// armreduced
module armreduced(
	input clk,
	input reset,
	output[31:0] pc,
	input[31:0] inst,
	input nIRQ,
	output[3:0] be,
	output[31:0] memaddr,
	output memwrite,
	output memread,
	output[31:0] writedata,
	input[31:0] readdata
	);
export LEC_CHECK = 0
export ABC_AREA = 1
export CAP_MARGIN = 25
export CELL_PAD_IN_SITES_DETAIL_PLACEMENT = 2
export CELL_PAD_IN_SITES_GLOBAL_PLACEMENT = 3
export CORE_ASPECT_RATIO = 1.62
export CORE_MARGIN = 2
export CORE_UTILIZATION = 31
export CTS_CLUSTER_DIAMETER = 61
export CTS_CLUSTER_SIZE = 88
export HOLD_SLACK_MARGIN = 0.26
export MAX_ROUTING_LAYER = met5
export PLACE_DENSITY_LB_ADDON = 0.04
export SLEW_MARGIN = 20
export TNS_END_PERCENT = 70
create_clock -name core_clock -period 24.6 [get_ports {clk}]
run.sh (not shown) runs the stock make flow with config.mk's settings and CLKGATE_MAP_FILE=.
Rerun with:
Settings changed: CAP_MARGIN 25 to 20, CELL_PAD_IN_SITES_DETAIL_PLACEMENT 2 to 0, CTS_CLUSTER_DIAMETER 61 to 291, CTS_CLUSTER_SIZE 88 to default, HOLD_SLACK_MARGIN 0.26 to default, MAX_ROUTING_LAYER met5 to met4, SETUP_SLACK_MARGIN from default to 1.71, TNS_END_PERCENT 70 to default.
Result: Die area stays the same; cell area barely changes; count of clock-buffer cells in the layout rises by 23; worst hold slack gains 0.026 ns; cell count is about the same; total power is about the same; first-iteration DRC count went up by 29%.
Rerun with:
Settings changed: ABC_AREA 1 to default, CELL_PAD_IN_SITES_DETAIL_PLACEMENT 0 to default, CELL_PAD_IN_SITES_GLOBAL_PLACEMENT 3 to default, CORE_ASPECT_RATIO 1.62 to default, CORE_UTILIZATION 31 to 59, CTS_CLUSTER_DIAMETER 291 to default, MAX_ROUTING_LAYER met4 to default, PLACE_DENSITY_LB_ADDON 0.04 to default, SETUP_SLACK_MARGIN 1.71 to default.
Clock period 24.6 ns to 9.41 ns, I/O delays scaled along.
The new run finished with timing, DRC and antenna clean.
Via count drops by 13%.
Routed wire length drops by 39%.
Cell area drops by 5.1%.
Cell count went down by 27%.
Sequential power grows to 2.6 times its value.
Non-clock buffer count increases by 42.
Rerun with:
Settings changed: CORE_UTILIZATION 59 to 40.
Clock period 9.41 ns to 16.9 ns, I/O delays scaled along.
Effect: Wire length went up by a few percent; clock skew stays flat; utilization went down by 23 points; setup slack improves by 2.3 ns; die area went up by well over a third; cell area is about the same; critical path depth stays the same; power went down by well over a third; count of clock-buffer cells in the layout went up by 5; global-route usage went down by 12 points.

---

== build 91 ==
armreduced again, from the RTL that the note above started with.
clock: 9.63 ns
lec_check: 0
cap_margin: 20
cell_pad_in_sites_detail_placement: 0
cell_pad_in_sites_global_placement: 0
core_aspect_ratio: 0.5
core_margin: 2
core_utilization: 70
cts_cluster_diameter: 291
cts_cluster_size: 28
place_density: 0.65
setup_slack_margin: 1.71
slew_margin: 30
Run status, build 91: aborted in 5_1_grt, error GRT-0232
Here is what was changed in the inputs of build 10 compared with build 91.
Settings: clearing PLACE_DENSITY, which used to be 0.65; clearing SETUP_SLACK_MARGIN, which used to be 1.71; clearing CTS_CLUSTER_DIAMETER, which used to be 291; clearing CORE_ASPECT_RATIO, which used to be 0.5; clearing CELL_PAD_IN_SITES_GLOBAL_PLACEMENT, which used to be 0; clearing CELL_PAD_IN_SITES_DETAIL_PLACEMENT, which used to be 0; swapping 30 for 20 in SLEW_MARGIN; swapping 70 for 50 in CORE_UTILIZATION; clearing CTS_CLUSTER_SIZE, which used to be 28; swapping 9.63 for 9.4 in the clock period (ns, I/O delays scaled along).
The flow did not stop early for build 10: all stages ran, and the layout cleared the timing, design-rule and antenna checks.
Higher detailed placement HPWL goes to build 10 over build 91.
Build 10 -> build 91: number of port buffers delta 0, exact match
Build 10 vs build 91 — number of clock buffers inserted by TritonCTS climbed by more than 100%
Diff build 10..build 91 | number of standard cells reported by yosys | unchanged
Build 10 vs. build 91: core area rose 40%; worst-case setup slack after placement fell 0.075 ns.
Number of cells upsized or downsized after cts: higher on build 91
Build 91 → build 10: die span in y went up; adder and majority gate portion of the synthesized area held steady; horizontal extent of the die fell 64 um.
For build 63, these inputs were changed with respect to build 10:
Settings: CORE_UTILIZATION now 40, was 50; the clock period (ns, I/O delays scaled along) now 20.0, was 9.4.
## What came out
- Summary — total power divided by cell area, build 63 relative to build 10: lower, by about 50%.
- Design area went down slightly going from build 10 to build 63.
- Compared with build 10, in build 63 number of tap cells inserted went up 364; number of core rows saw an increase.
- Delta(placeable core region, build 63 - build 10) > 0
- The setup violation total in the final timing report was comparable across build 63 and build 10.
- In build 63 the slack of the critical path turned out 2.51 ns higher than in build 10.
- Max first-iteration DRC count across build 63 and build 10: build 10
- Initial standard-cell utilization of the core for build 63: 10 points down relative to build 10
- When the final numbers for build 63 and build 10 were put side by side, the wire length of the first global-routing pass turned out to be smaller in build 63.
Setup changes, build 63 to build 92
Settings: putting SETUP_SLACK_MARGIN at 2.43 where nothing was set; swapping 40 for 58 in CORE_UTILIZATION; putting HOLD_SLACK_MARGIN at -0.1 where nothing was set; swapping 20.0 for 9.4 in the clock period (ns, I/O delays scaled along).
==> comparison <==
Build 92 did not run to completion, as it errored out during 5_1_grt.
Build 63 ran to completion and came out clean on the timing, design-rule and antenna checks.
Relative to build 63, y dimension of the die decreased by about 17% in build 92.
The lower overall die width of build 63 and build 92 is in build 92.
Higher clock buffer count from CTS goes to build 63 over build 92.
Die size: build 92 is under build 63
Build 92 -> build 63: cell area after placement flat
Cell row count: build 63 and build 92 compared, higher one is build 63
Here is what was changed in the inputs of build 44 compared with build 92.
Settings: CORE_UTILIZATION now 45, was 58; HOLD_SLACK_MARGIN no longer set, was -0.1; SETUP_SLACK_MARGIN no longer set, was 2.43; the clock period (ns, I/O delays scaled along) now 9.56, was 9.4.
==> comparison <==
- Build 44 against build 92: unique cell type count in the Yosys netlist held steady, instance area at placement increased by 0.67% relative to the old numbers, overall die area went up by 27000 um2, worst slack at placement up 0.16 ns.
- Summed standard-cell area reported by yosys: build 44 vs build 92 identical
- Build 92 -> build 44: count of mapped cells out of synthesis delta 0, exact match
- Compared with build 92, number of buffers created by CTS in build 44 increased by a few percent.
- Having completed the whole flow, build 44 delivered a layout that passed the timing, design-rule and antenna checks.
- Re total cells reported by yosys after synthesis: no difference whatsoever between build 92 and build 44.
- Between build 44 and build 92, cell total after placement is higher for build 44, build 92 comes in under that.
For build 71, these inputs were changed with respect to build 44:
Settings: setting SETUP_SLACK_MARGIN to 1.07 for the first time; changing CORE_UTILIZATION from 45 to 58; changing the clock period (ns, I/O delays scaled along) from 9.56 to 9.4.
Findings:
Looking at final weighted congestion of routability-driven global placement across build 44 and build 71, the one that comes out lower is build 44.
On post-detailed-route DRC marker count, build 71 tracks build 44 almost exactly.
Build 71 against build 44: hold slack roughly the same; aggregate routed wire length dropped about 2.8%; final layout net count now sits higher.
Of build 44 and build 71, build 71 shows the higher power spent charging and discharging nets, with build 44 below it.
Power is estimated from default activity; no workload was simulated.
